==> flow/design.v <==
module ex2_1 (
	      input 		 clk, rst, validi,
	      input [31:0] 	 data_in,
	      output logic 	 valido, 
	      output logic [31:0] data_out
	      );
   enum 			 {S0, S1, S2} state, next;
   logic [31:0]  		 a1, a2, a3;
   logic [31:0]			 counter;
   always_ff @(posedge clk or posedge rst) begin
      if (rst) begin
	 data_out <= 32'b0;
	 valido <= 1'b0;
	 state = S0;
	 counter = 0;
	 a1 = 0;
	 a2 = 0;
	 a3 = 0;
      end
      else begin
	 case (state)
	   S0: begin
	      if (validi) 
		  	begin
		  		a1 = data_in;
		  		a2 += data_in;
		  		a3 *= data_in;
		  		data_out <= a2;
		 		if(counter > 2 && (counter % 3 == 0)) 
					begin
	 	 				valido <= 1'b1;
		 			end
		 		next = S1;
		 		counter += 1;
		  	end
		  else 
		  	begin
		 		next = S0;
		 		counter = 0;
				valido <= 1'b0;
	      	end
	   end
	   S1: begin
	      if (validi) 
		  	begin
		 		a1 *= data_in;
		 		a2 = data_in;
		 		a3 += data_in;
		 		data_out <= a3;
		 		if(counter > 2 && (counter % 3 == 1)) 
					begin
	 	 				valido <= 1'b1;
		 			end
		 		next = S2;
		 		counter += 1;
			end	      
		  else 
		  	begin
				next = S0;
				counter = 0;
				valido <= 1'b0;
		  	end
	   end
	   S2: begin
	      if (validi) 
		  	begin
		 		a1 += data_in;
		 		a2 *= data_in;
		 		a3 = data_in;
		 		data_out <= a1;
		 		if(counter % 3 == 2) 
					begin
		 				valido <= 1'b1;
		  			end
	      		next = S0;
		  		counter += 1;
			end
		  else 
		  	begin
				next = S0;
		 		counter = 0;
				valido <= 1'b0;
			end
	   end
	 endcase
	 state = next;
      end
   end
endmodule
clock: 7.17 ns
lec_check: 0
abc_area: 0
cap_margin: 20
cell_pad_in_sites_global_placement: 0
core_margin: 2
core_utilization: 58
cts_cluster_diameter: 237
cts_cluster_size: 100
gpl_timing_driven: 1
hold_slack_margin: 0.3
min_routing_layer: met1
place_density_lb_addon: 0.3
slew_margin: 20
tns_end_percent: 85
run.sh (not shown) runs the stock make flow with config.mk's settings and CLKGATE_MAP_FILE=.
The baseline ran to the end with violations: negative setup slack.
Next try:
==> flow/config.mk (replaced) <==
export PLATFORM = sky130hd
export DESIGN_NAME = ex2_1
export DESIGN_NICKNAME = ex2_1
export VERILOG_FILES = /design/flow/design.v
export SDC_FILE = /design/flow/constraint.sdc
export NUM_CORES = 4
export LEC_CHECK = 0
export CAP_MARGIN = 20
export CORE_MARGIN = 2
export CORE_UTILIZATION = 62
export SLEW_MARGIN = 20
==> flow/constraint.sdc (replaced) <==
create_clock -name core_clock -period 12.9 [get_ports {clk}]
set_input_delay 2.5800 -clock core_clock [delete_from_list [all_inputs] [get_ports {clk}]]
set_output_delay 2.5800 -clock core_clock [all_outputs]
set_load 0.01 [all_outputs]
With this change the flow completed with no timing, DRC or antenna violations.
Die size decreases by a few percent.
Count of clock-buffer cells in the layout came out higher by 1.
Area after synthesis does not change.
Next try:
--- a/flow/config.mk
+++ b/flow/config.mk
@@ -8,4 +8,4 @@
 export CAP_MARGIN = 20
 export CORE_MARGIN = 2
-export CORE_UTILIZATION = 62
+export CORE_UTILIZATION = 40
 export SLEW_MARGIN = 20
==> flow/constraint.sdc (replaced) <==
create_clock -name core_clock -period 9.8 [get_ports {clk}]
set_input_delay 1.9600 -clock core_clock [delete_from_list [all_inputs] [get_ports {clk}]]
set_output_delay 1.9600 -clock core_clock [all_outputs]
set_load 0.01 [all_outputs]
Routed wire length goes up by 6.9%.
Setup slack is worse by 880 ps.
Worst hold slack barely changes.
Register-to-register slack is worse by 2100 ps.
Design area goes up by 5.7%.
Critical path depth goes down by 2.
Global-route usage goes down by 13 points.
Sequential share of layout area goes down by 0.37 points.
Count of clock-buffer cells in the layout is unchanged.
Next try:
--- a/flow/config.mk
+++ b/flow/config.mk
@@ -8,4 +8,6 @@
 export CAP_MARGIN = 20
 export CORE_MARGIN = 2
-export CORE_UTILIZATION = 40
+export CORE_UTILIZATION = 66
+export MAX_ROUTING_LAYER = met4
 export SLEW_MARGIN = 20
+export TNS_END_PERCENT = 5
==> flow/constraint.sdc (replaced) <==
create_clock -name core_clock -period 8.94 [get_ports {clk}]
set_input_delay 1.7880 -clock core_clock [delete_from_list [all_inputs] [get_ports {clk}]]
set_output_delay 1.7880 -clock core_clock [all_outputs]
set_load 0.01 [all_outputs]
Effect: Now the flow produced a layout that fails on negative setup slack. Hold slack improves by 6.8 ps. Final area increases by 0.95%. Worst setup slack degrades by 620 ps.


RTL: the design.v shown in full above, as it stands there.
clock: 7.17 ns
lec_check: 0
abc_area: 0
cap_margin: 20
cell_pad_in_sites_global_placement: 0
core_margin: 2
core_utilization: 17
cts_cluster_diameter: 237
cts_cluster_size: 100
gpl_timing_driven: 1
hold_slack_margin: 0.3
min_routing_layer: met1
place_density: 0.78
slew_margin: 20
tns_end_percent: 85
The baseline reached the layout checks and failed them: negative setup slack.
Rerun with:
ABC_AREA = default   (was 0)
CELL_PAD_IN_SITES_GLOBAL_PLACEMENT = default   (was 0)
CORE_UTILIZATION = 66   (was 17)
CTS_CLUSTER_DIAMETER = default   (was 237)
CTS_CLUSTER_SIZE = default   (was 100)
GPL_TIMING_DRIVEN = default   (was 1)
HOLD_SLACK_MARGIN = default   (was 0.3)
MIN_ROUTING_LAYER = default   (was met1)
PLACE_DENSITY = default   (was 0.78)
TNS_END_PERCENT = default   (was 85)
clock period = 13.6 ns   (was 7.17 ns; I/O delays follow)
The changed run finished with timing, DRC and antenna clean.
Design area drops by about a fifth.
Non-clock buffer count falls by 781.
Core utilization climbs by 48 points.
Worst hold slack barely changes.
Global-route usage is higher by 31 points.
Worst setup slack gets better by 3400 ps.
Wire length came out lower by a little under a tenth.
Count of clock-buffer cells in the layout grows by 2.
Die size went down by well over a third.
Rerun with:
CORE_UTILIZATION = 72   (was 66)
CTS_CLUSTER_DIAMETER = 119   (was default)
CTS_CLUSTER_SIZE = 94   (was default)
SETUP_SLACK_MARGIN = 0.81   (was default)
clock period = 2.85 ns   (was 13.6 ns; I/O delays follow)
The new run died in global routing (5_1_grt) with GRT-0232.
Synthesized cell count does not change.
Area after synthesis is unchanged.
Die area decreases by 8.2%.


Starts from the design.v that is shown in full above.
export LEC_CHECK = 0
export ABC_AREA = 1
export CAP_MARGIN = 20
export CORE_MARGIN = 2
export CORE_UTILIZATION = 68
export CTS_CLUSTER_SIZE = 96
export PLACE_DENSITY = 0.39
export SLEW_MARGIN = 20
create_clock -name core_clock -period 6.03 [get_ports {clk}]
The baseline finished with setup timing left.
Rerun with:
--- a/flow/config.mk
+++ b/flow/config.mk
@@ -11,3 +11,3 @@
-export CORE_UTILIZATION = 68
-export CTS_CLUSTER_SIZE = 96
-export PLACE_DENSITY = 0.39
+export CORE_UTILIZATION = 40
+export CTS_CLUSTER_SIZE = 99
+export GPL_ROUTABILITY_DRIVEN = 0
==> flow/constraint.sdc (replaced) <==
create_clock -name core_clock -period 10.0 [get_ports {clk}]
set_input_delay 2.0000 -clock core_clock [delete_from_list [all_inputs] [get_ports {clk}]]
set_output_delay 2.0000 -clock core_clock [all_outputs]
set_load 0.01 [all_outputs]
After rerunning: The changed run passed the timing, design-rule and antenna checks; wire length shrinks by about a fifth; area after synthesis stays the same; die area grows by well over a third; cell count is about the same; worst setup slack improved by 3.4 ns; global-route usage shrinks by 24 points; sequential share of layout area grows by 0.90 points; non-clock buffer count shrinks by 876; first-iteration DRC count shrinks by well over a third; flip-flop count does not change.
Rerun with:
--- a/flow/config.mk
+++ b/flow/config.mk
@@ -8 +7,0 @@
-export ABC_AREA = 1
@@ -11,3 +10,5 @@
-export CORE_UTILIZATION = 40
-export CTS_CLUSTER_SIZE = 99
-export GPL_ROUTABILITY_DRIVEN = 0
+export CORE_UTILIZATION = 55
+export CTS_CLUSTER_DIAMETER = 394
+export CTS_CLUSTER_SIZE = 100
+export HOLD_SLACK_MARGIN = 0.23
+export SETUP_SLACK_MARGIN = -1.0
@@ -14,0 +16 @@
+export TNS_END_PERCENT = 100
The changed run produced a layout that fails on setup timing.
Synthesized cell count decreases by 7.7%.
First-iteration DRC count drops by 17%.
Global-route usage went up by 9.3 points.
Worst setup slack gets worse by 0.92 ns.
Fmax drops by 8.9%.
Area after synthesis goes up by 0.67%.
Core utilization rose by 17 points.
Routed wire length fell by 1.7%.


run 1:
// ex2_1: RTL as listed in full above, without the edits since
clock: 5.48 ns
lec_check: 0
abc_area: 0
cap_margin: 20
core_margin: 2
core_utilization: 72
cts_cluster_diameter: 374
cts_cluster_size: 100
place_density: 0.43
setup_slack_margin: -0.54
slew_margin: 20
tns_end_percent: 15
Nothing crashed in run 1 and all stages finished; the problem is that the final layout failed, the offending checks being negative setup slack.
#### Input delta (run 2 over run 1)
Settings: removing PLACE_DENSITY (formerly 0.43); changing CTS_CLUSTER_SIZE from 100 to 10; changing CTS_CLUSTER_DIAMETER from 374 to 119; changing ABC_AREA from 0 to 1; removing TNS_END_PERCENT (formerly 15); changing SETUP_SLACK_MARGIN from -0.54 to 0.81; changing the clock period (ns, I/O delays scaled along) from 5.48 to 2.85.
## What came out
Run 2: it failed during 5_1_grt, and the tool reported GRT-0232. When run 2 is measured against run 1, its portion of netlist area occupied by mux cells turns out 0.21 points lower. Of run 2 and run 1, run 1 shows the higher overall die width, with run 2 below it. Die outline height ended up 0.97 µm lower on run 2 than on run 1. Taking run 1 as the reference, in run 2 core utilization before placement increased by 0.43 points relative to the old numbers; number of nets at floorplan higher; number of placed cells counting well taps now larger. Run 2 vs run 1: gate count of the mapped netlist up by a little under 10%. Run 1 has higher synthesized area divided by synthesized cell count than run 2. Run 2 vs run 1 — floorplan core area dropped slightly. The yosys stat chip area in run 2 was lower than what run 1 gave.
[inputs] run 3 vs run 2
Settings: ABC_AREA removed (was 1); CTS_CLUSTER_SIZE removed (was 10); CORE_UTILIZATION changed from 72 to 40; SETUP_SLACK_MARGIN removed (was 0.81); CTS_CLUSTER_DIAMETER removed (was 119); the clock period (ns, I/O delays scaled along) changed from 2.85 to 17.0.
Run 2 -> run 3: I/O pin total flat. Run 3 vs. run 2: quantity of gates resized following cts went down by 573. Compared to run 2, run 3 has count of instantiated cells in the yosys netlist 609 lower. Of run 2 and run 3, just one finished clean: run 3. No final results exist for run 2, since it was stopped by error GRT-0232 during 5_1_grt. Comparing run 2 and run 3, the higher mean instance size in the synthesized netlist was measured on run 3.
Input-level comparison between run 4 and run 3:
Settings: CORE_UTILIZATION now 34, was 40; the clock period (ns, I/O delays scaled along) now 9.8, was 17.0.
Notes after the runs:
Between run 3 and run 4, setup slack is lower for run 4, run 3 comes in above that. Number of clock buffers in the layout | run 4 above run 3. Of run 3 and run 4, the run reporting the higher required time of the critical path was run 3. Delta (run 4 minus run 3): chip area shows an increase of 27000 µm², routing usage on met3 shows a reduction of 0.77 points. Cmp run 4 vs run 3: fraction of area in registers lower in run 4. Multi-input logic area for run 4: 500 µm² up relative to run 3. Re share of the final layout cell area in multi-input gates: run 4 is 3.3 points down on run 3. On worst hold slack, run 4 does better than run 3. Taking run 3 over run 4, the final design area excluding fillers ratio works out to 0.948. Run 4 ended with less utilization than run 3.
For run 5, these inputs were changed with respect to run 4:
Settings: CTS_CLUSTER_DIAMETER now 394, previously not set; CTS_CLUSTER_SIZE now 100, previously not set; TNS_END_PERCENT now 40, previously not set; CORE_UTILIZATION now 55, was 34; the clock period (ns, I/O delays scaled along) now 10.0, was 9.8.
- As of run 5, global-route wire length before repair had fallen by a few percent compared to run 4.
- In summary, run 5 completed successfully, with a layout that passed the timing, design-rule and antenna checks.
- Timing startpoint of the critical path: data_in[3] -> run 5, data_in[4] -> run 4
- Wire length per cell (run 5 over run 4): increase, 7.5%
- Met1 layer usage reported by global route: run 5 > run 4
- Summary of run 5 over run 4: pin slew with the least headroom to its limit decreased 80 ps; area added between synthesis and finish decreased 3.3 points.
- In the flow results for run 5 and run 4, the summed area of non-filler cells in the final layout is smaller on run 5.
